==> wip/raven <==
==> flow/design.v <==
`timescale 1ns / 1ps
module hx711driver (
    input clk,
    input reset,
    input logic ce,  
    input logic [15:0] dvsr,  
    input logic start,
    output logic [23:0] dout,
    output logic hx711_done_tick,
    output logic ready,
    output logic sclk,
    input logic hx711_in
);
typedef enum {idle, cpha_delay, p0, p1, g0, g1} state_type;
state_type state_reg;
state_type state_next;
logic p_clk;
logic [15:0] c_reg;
logic [15:0] c_next;
logic hx711_clk_reg;
logic hx711_clk_next;
logic ready_i;
logic hx711_done_tick_i;
logic [5:0] n_reg;
logic [5:0] n_next;
logic [23:0] si_reg;
logic [23:0] si_next;
always_ff @(posedge clk, posedge reset)
    if (reset) begin
        state_reg <= idle;
        si_reg <= 0;
        n_reg <= 0;
        c_reg <= 0;
        hx711_clk_reg <= 0;
    end
    else if (ce) begin
        state_reg <= state_next;
        si_reg <= si_next;
        n_reg <= n_next;
        c_reg <= c_next;
        hx711_clk_reg <= hx711_clk_next;
    end
always_comb
begin
    state_next = state_reg;  
    ready_i = 0;
    hx711_done_tick_i = 0;
    si_next = si_reg;
    n_next = n_reg;
    c_next = c_reg;
    case (state_reg)
        idle: begin
                ready_i = 1;  
                if (start & !hx711_in) begin  
                    n_next = 0;  
                    c_next =0;   
                    state_next = cpha_delay;  
                end
            end
        cpha_delay: begin
                if (c_reg==dvsr) begin  
                    state_next = p0;  
                    c_next = 0;   
                end
                else
                    c_next = c_reg + 1;  
            end
        p0: begin
                if (c_reg==dvsr) begin  
                    state_next = p1;   
                    si_next = {si_reg[22:0], hx711_in};  
                    c_next = 0;  
                end
                else
                    c_next = c_reg + 1;   
            end
        p1: begin
                if (c_reg==dvsr) begin  
                    if (n_reg==23) begin  
                        state_next = g0;  
                        c_next = 0;  
                    end
                    else begin
                        state_next = p0;   
                        n_next = n_reg + 1;   
                        c_next = 0;   
                    end
                end
                else
                    c_next = c_reg + 1;  
            end
        g0: begin
                if (c_reg==dvsr) begin  
                    state_next = g1;  
                    c_next = 0;  
                end
                else
                    c_next = c_reg + 1;   
            end
        g1: begin
                if (c_reg==dvsr) begin  
                    hx711_done_tick_i = 1;   
                    state_next = idle;   
                end
                else
                    c_next = c_reg + 1;  
            end
     endcase
end
assign ready = ready_i;
assign hx711_done_tick = hx711_done_tick_i;
assign p_clk = (state_next==p0) || (state_next == g0);
assign hx711_clk_next = p_clk;
assign dout = si_reg;
assign sclk = hx711_clk_reg;
endmodule
`timescale 1ns / 1ps
module seven_seg_driver (
    input logic clock,
    input logic reset,
    input logic [23:0] binary_in,
    output logic [7:0] segments_out,  
    output logic [7:0] anodes_out      
);
    logic [15:0] refresh_counter;
    logic refresh_tick;
    always_ff @(posedge clock, posedge reset) begin
        if (reset) begin
            refresh_counter <= '0;
            refresh_tick <= 1'b0;
        end else begin
            refresh_tick <= 1'b0;  
            if (refresh_counter == 16'd1023) begin
                refresh_counter <= '0;
                refresh_tick <= 1'b1;
            end else begin
                refresh_counter <= refresh_counter + 1;
            end
        end
    end
    logic [31:0] bcd_digits;  
    always_comb begin
        logic [23:0] bin_copy;
        logic [31:0] bcd_temp;
        bin_copy = binary_in;
        bcd_temp = '0;
        for (int i = 0; i < 24; i++) begin
            for (int j = 0; j < 8; j++) begin
                if (bcd_temp[ (j*4) +: 4 ] > 4) begin
                bcd_temp[ (j*4) +: 4 ] = bcd_temp[ (j*4) +: 4 ] + 3;
                end
            end
            {bcd_temp, bin_copy} = {bcd_temp, bin_copy} << 1;
        end
        bcd_digits = bcd_temp;  
    end
    logic [2:0] digit_selector;  
    logic [3:0] current_bcd_digit;  
    always_ff @(posedge clock, posedge reset) begin
        if (reset) begin
            digit_selector <= '0;
        end else if (refresh_tick) begin
            digit_selector <= digit_selector + 1;  
        end
    end
    always_comb begin
        case (digit_selector)
            3'd0:    current_bcd_digit = bcd_digits[3:0];    
            3'd1:    current_bcd_digit = bcd_digits[7:4];    
            3'd2:    current_bcd_digit = bcd_digits[11:8];   
            3'd3:    current_bcd_digit = bcd_digits[15:12];  
            3'd4:    current_bcd_digit = bcd_digits[19:16];  
            3'd5:    current_bcd_digit = bcd_digits[23:20];  
            3'd6:    current_bcd_digit = bcd_digits[27:24];  
            3'd7:    current_bcd_digit = bcd_digits[31:28];  
            default: current_bcd_digit = 4'b1111;          
        endcase
    end
    always_comb begin
        case (current_bcd_digit)
            4'd0:    segments_out = 8'b00000011;  
            4'd1:    segments_out = 8'b10011111;  
            4'd2:    segments_out = 8'b00100101;  
            4'd3:    segments_out = 8'b00001101;  
            4'd4:    segments_out = 8'b10011001;  
            4'd5:    segments_out = 8'b01001001;  
            4'd6:    segments_out = 8'b01000001;  
            4'd7:    segments_out = 8'b00011111;  
            4'd8:    segments_out = 8'b00000001;  
            4'd9:    segments_out = 8'b00001001;  
            default: segments_out = 8'b11111111;  
        endcase
    end
    always_comb begin
        case (digit_selector)
            3'd0:    anodes_out = 8'b11111110;  
            3'd1:    anodes_out = 8'b11111101;  
            3'd2:    anodes_out = 8'b11111011;  
            3'd3:    anodes_out = 8'b11110111;  
            3'd4:    anodes_out = 8'b11101111;  
            3'd5:    anodes_out = 8'b11011111;  
            3'd6:    anodes_out = 8'b10111111;  
            3'd7:    anodes_out = 8'b01111111;  
            default: anodes_out = 8'b11111111;  
        endcase
    end
endmodule
`timescale 1ns / 1ps
module top_nexys_a7 (
    input logic clock,       
    input logic reset,
    input logic hx711_data_in,
    output logic hx711_sclk_out,
    output logic [5:0] states_led,
    output logic [7:0] DDP,
    output logic [7:0] AN
);
    logic clock50MHz;
    always_ff @(posedge clock, posedge reset) begin
        if (reset) clock50MHz <= 0;
        else       clock50MHz <= ~clock50MHz;
    end
    logic ce_50;
    assign ce_50 = ~clock50MHz;
    logic hx711_data_sync1, hx711_data_sync2;
    always_ff @(posedge clock) begin
        if (ce_50) begin
            hx711_data_sync1 <= hx711_data_in;
            hx711_data_sync2 <= hx711_data_sync1;
        end
    end
    logic [23:0] s_hx711_raw_bits; 
    logic        s_hx711_tick;     
    hx711driver inst_hx711_driver (
        .clk(clock), 
        .reset(reset), 
        .ce(ce_50),
        .dvsr(16'd50), 
        .start(1'b1), 
        .dout(s_hx711_raw_bits), 
        .hx711_done_tick(s_hx711_tick),
        .ready(), 
        .sclk(hx711_sclk_out), 
        .hx711_in(hx711_data_sync2) 
    );
    logic signed [31:0] data_signed;
    assign data_signed = {{8{s_hx711_raw_bits[23]}}, s_hx711_raw_bits};
    logic s_tick_sync_r, s_tick_rising;
    always_ff @(posedge clock) s_tick_sync_r <= s_hx711_tick;
    assign s_tick_rising = s_hx711_tick && !s_tick_sync_r; 
    localparam int CLOCKS_PER_SECOND = 100_000;
    localparam int THRESHOLD = 50;                      
    localparam int NOISE_LIMIT = 15000; 
    int timer_1sec;
    logic signed [63:0] accumulator_sum; 
    int sample_count;
    int consecutive_outliers;
    logic signed [31:0] current_second_avg;
    logic signed [31:0] previous_second_avg;
    logic signed [31:0] display_stable_val;
    logic signed [31:0] r_sample_captured;  
    typedef enum logic [3:0] {
        ST_IDLE,          
        ST_SAMPLE_CALC,   
        ST_SAMPLE_CHECK,  
        ST_SAMPLE_ACCUM,  
        ST_PREP_DIV,      
        ST_DIVIDE,        
        ST_UPDATE,        
        ST_CLEANUP        
    } state_t;
    state_t state;
    logic [63:0] div_dividend;
    logic [63:0] div_remainder;
    logic [31:0] div_divisor;
    logic [31:0] div_quotient;
    logic [6:0]  div_counter;
    logic        div_sign_bit;
    logic signed [31:0] r_diff;
    logic [31:0] r_abs_diff;
    logic        r_is_valid_sample;
    always_ff @(posedge clock, posedge reset) begin
        if (reset) begin
            timer_1sec <= '0;
            accumulator_sum <= '0;
            sample_count <= '0;
            current_second_avg <= '0;
            previous_second_avg <= '0;
            display_stable_val <= '0;
            states_led <= '0;
            state <= ST_IDLE;
            div_dividend <= 0; 
            div_remainder <= 0; 
            div_divisor <= 0;
            div_quotient <= 0; 
            div_counter <= 0; 
            div_sign_bit <= 0;
            consecutive_outliers <= 0;
            r_sample_captured <= 0;
            r_diff <= 0;
            r_abs_diff <= 0;
            r_is_valid_sample <= 0;
        end
        else begin
            case (state)
                ST_IDLE: begin
                    if (s_tick_rising) begin
                        r_sample_captured <= data_signed;  
                        state <= ST_SAMPLE_CALC;           
                    end 
                    else if (timer_1sec == CLOCKS_PER_SECOND - 1) begin
                        timer_1sec <= 0;
                        state <= ST_PREP_DIV;
                    end 
                    else begin
                        timer_1sec <= timer_1sec + 1;
                    end
                end
                ST_SAMPLE_CALC: begin
                    if (timer_1sec != CLOCKS_PER_SECOND - 1) timer_1sec <= timer_1sec + 1;
                    r_diff <= r_sample_captured - current_second_avg;
                    state <= ST_SAMPLE_CHECK;
                end
                ST_SAMPLE_CHECK: begin
                    if (timer_1sec != CLOCKS_PER_SECOND - 1) timer_1sec <= timer_1sec + 1;
                    if (r_diff < 0) r_abs_diff <= unsigned'(-r_diff);
                    else            r_abs_diff <= unsigned'(r_diff);
                    state <= ST_SAMPLE_ACCUM;
                end
                ST_SAMPLE_ACCUM: begin
                    if (timer_1sec != CLOCKS_PER_SECOND - 1) timer_1sec <= timer_1sec + 1;
                    if (r_abs_diff < NOISE_LIMIT || current_second_avg == 0 || consecutive_outliers >= 3) begin
                        accumulator_sum <= accumulator_sum + r_sample_captured;
                        sample_count <= sample_count + 1;
                        consecutive_outliers <= 0;
                    end else begin
                        consecutive_outliers <= consecutive_outliers + 1;
                    end
                    state <= ST_IDLE;  
                end
                ST_PREP_DIV: begin
                    if (sample_count == 0) begin
                        current_second_avg <= 0;
                        state <= ST_UPDATE;
                    end else begin
                        if (accumulator_sum < 0) begin
                            div_dividend <= unsigned'(-accumulator_sum);
                            div_sign_bit <= 1'b1;
                        end else begin
                            div_dividend <= unsigned'(accumulator_sum);
                            div_sign_bit <= 1'b0;
                        end
                        div_divisor   <= unsigned'(sample_count);
                        div_remainder <= 0;
                        div_quotient  <= 0;
                        div_counter   <= 63; 
                        state <= ST_DIVIDE;
                    end
                end
                ST_DIVIDE: begin
                    div_remainder = (div_remainder << 1) | (div_dividend[div_counter]);
                    if (div_remainder >= div_divisor) begin
                        div_remainder = div_remainder - div_divisor;
                        div_quotient[div_counter] = 1'b1; 
                    end
                    if (div_counter == 0) state <= ST_UPDATE;
                    else div_counter <= div_counter - 1;
                end
                ST_UPDATE: begin
                    logic signed [31:0] temp_avg;
                    if (div_sign_bit) temp_avg = signed'(-div_quotient);
                    else              temp_avg = signed'(div_quotient);
                    current_second_avg <= temp_avg;
                    display_stable_val <= temp_avg;
                    if ((previous_second_avg - temp_avg) > THRESHOLD) states_led <= 6'b101101; 
                    else states_led <= 6'b000000;
                    state <= ST_CLEANUP;
                end
                ST_CLEANUP: begin
                    previous_second_avg <= current_second_avg;
                    accumulator_sum <= 0;
                    sample_count <= 0;
                    state <= ST_IDLE; 
                end
                default: state <= ST_IDLE;
            endcase
        end
    end
    logic [23:0] final_display_number;
    always_comb begin
        if (display_stable_val < 0) final_display_number = unsigned'(-display_stable_val);
        else                        final_display_number = unsigned'(display_stable_val);
    end
    seven_seg_driver inst_display (
        .clock(clock),                  
        .reset(reset),                
        .binary_in(final_display_number),   
        .segments_out(DDP),           
        .anodes_out(AN)               
    );
endmodule
==> flow/run.sh <==
#!/bin/bash
# the make line also repeats each setting of config.mk as NAME=value (left out here)
make -C /OpenROAD-flow-scripts/flow DESIGN_CONFIG=/design/flow/config.mk WORK_HOME=/design/flow/orfs CLKGATE_MAP_FILE= finish
==> flow/config.mk <==
export PLATFORM = sky130hd
export DESIGN_NAME = top_nexys_a7
export DESIGN_NICKNAME = top_nexys_a7
export VERILOG_FILES = /design/flow/design.v
export SDC_FILE = /design/flow/constraint.sdc
export NUM_CORES = 4
export LEC_CHECK = 0
export ABC_AREA = 1
export CAP_MARGIN = 0
export CORE_MARGIN = 2
export CORE_UTILIZATION = 72
export CTS_CLUSTER_DIAMETER = 141
export PLACE_DENSITY = 0.65
export SLEW_MARGIN = 20
==> flow/constraint.sdc <==
create_clock -name core_clock -period 19.1 [get_ports {clock}]
set_input_delay 3.8200 -clock core_clock [delete_from_list [all_inputs] [get_ports {clock}]]
set_output_delay 3.8200 -clock core_clock [all_outputs]
set_load 0.01 [all_outputs]
==> wip/indigo: changes against wip/raven <==
- ABC_AREA: 1 -> not set
- CAP_MARGIN: 0 -> 20
- CELL_PAD_IN_SITES_DETAIL_PLACEMENT: not set -> 1
- CELL_PAD_IN_SITES_GLOBAL_PLACEMENT: not set -> 0
- CORE_UTILIZATION: 72 -> 31
- CTS_CLUSTER_DIAMETER: 141 -> not set
- HOLD_SLACK_MARGIN: not set -> -0.1
- MAX_ROUTING_LAYER: not set -> met4
- MIN_ROUTING_LAYER: not set -> met2
- PLACE_DENSITY: 0.65 -> 0.36
==> flow/constraint.sdc (replaced) <==
create_clock -name core_clock -period 40.0 [get_ports {clock}]
set_input_delay 8.0000 -clock core_clock [delete_from_list [all_inputs] [get_ports {clock}]]
set_output_delay 8.0000 -clock core_clock [all_outputs]
set_load 0.01 [all_outputs]
==> wip/quartz: changes against wip/raven <==
- ABC_AREA: 1 -> not set
- CAP_MARGIN: 0 -> 20
- CORE_UTILIZATION: 72 -> 40
- CTS_CLUSTER_DIAMETER: 141 -> not set
- PLACE_DENSITY: 0.65 -> not set
==> flow/constraint.sdc (replaced) <==
create_clock -name core_clock -period 24.1 [get_ports {clock}]
set_input_delay 4.8200 -clock core_clock [delete_from_list [all_inputs] [get_ports {clock}]]
set_output_delay 4.8200 -clock core_clock [all_outputs]
set_load 0.01 [all_outputs]
==> impl_metrics.env <==
# flow metrics
export IMPL_outcome="failed layout checks"
export IMPL_violations="setup timing"
export IMPL_synth_top_area_share_pct=30.9
export IMPL_setup_viol=5
export IMPL_fin_ws_ns=-0.0800
export IMPL_busiest_layer="met2"
export IMPL_logic_area_sq_mm=0.0345
export IMPL_power_frac_seq_pct=49.2
export IMPL_avgSynthCellArea_sq_um=8.71
export IMPL_endpoint="DDP[4]"
export IMPL_n_all_inverters=255
-- figures above: wip/quartz

==> impl_metrics.env <==
# flow metrics
export IMPL_setup_viol=7
export IMPL_violations="setup timing"
export IMPL_fin_ws_ns=-0.837
export IMPL_synth_top_area_share_pct=31.4
export IMPL_outcome="failed layout checks"
export IMPL_busiest_layer="met2"
-- figures above: wip/raven

==> impl_metrics.env <==
# flow metrics
export IMPL_outcome="no timing/DRC/antenna violations"
export IMPL_avgSynthCellArea_sq_um=8.71
export IMPL_pre_cts_ws_ns=6.66
export IMPL_fin_ws_ns=5.70
export IMPL_logic_area_sq_mm=0.0326
export IMPL_endpoint="DDP[3]"
export IMPL_setup_viol=0
export IMPL_busiest_layer="met3"
export IMPL_place_gp_congestion=0.863
export IMPL_power_frac_seq_pct=43.8
-- figures above: wip/indigo

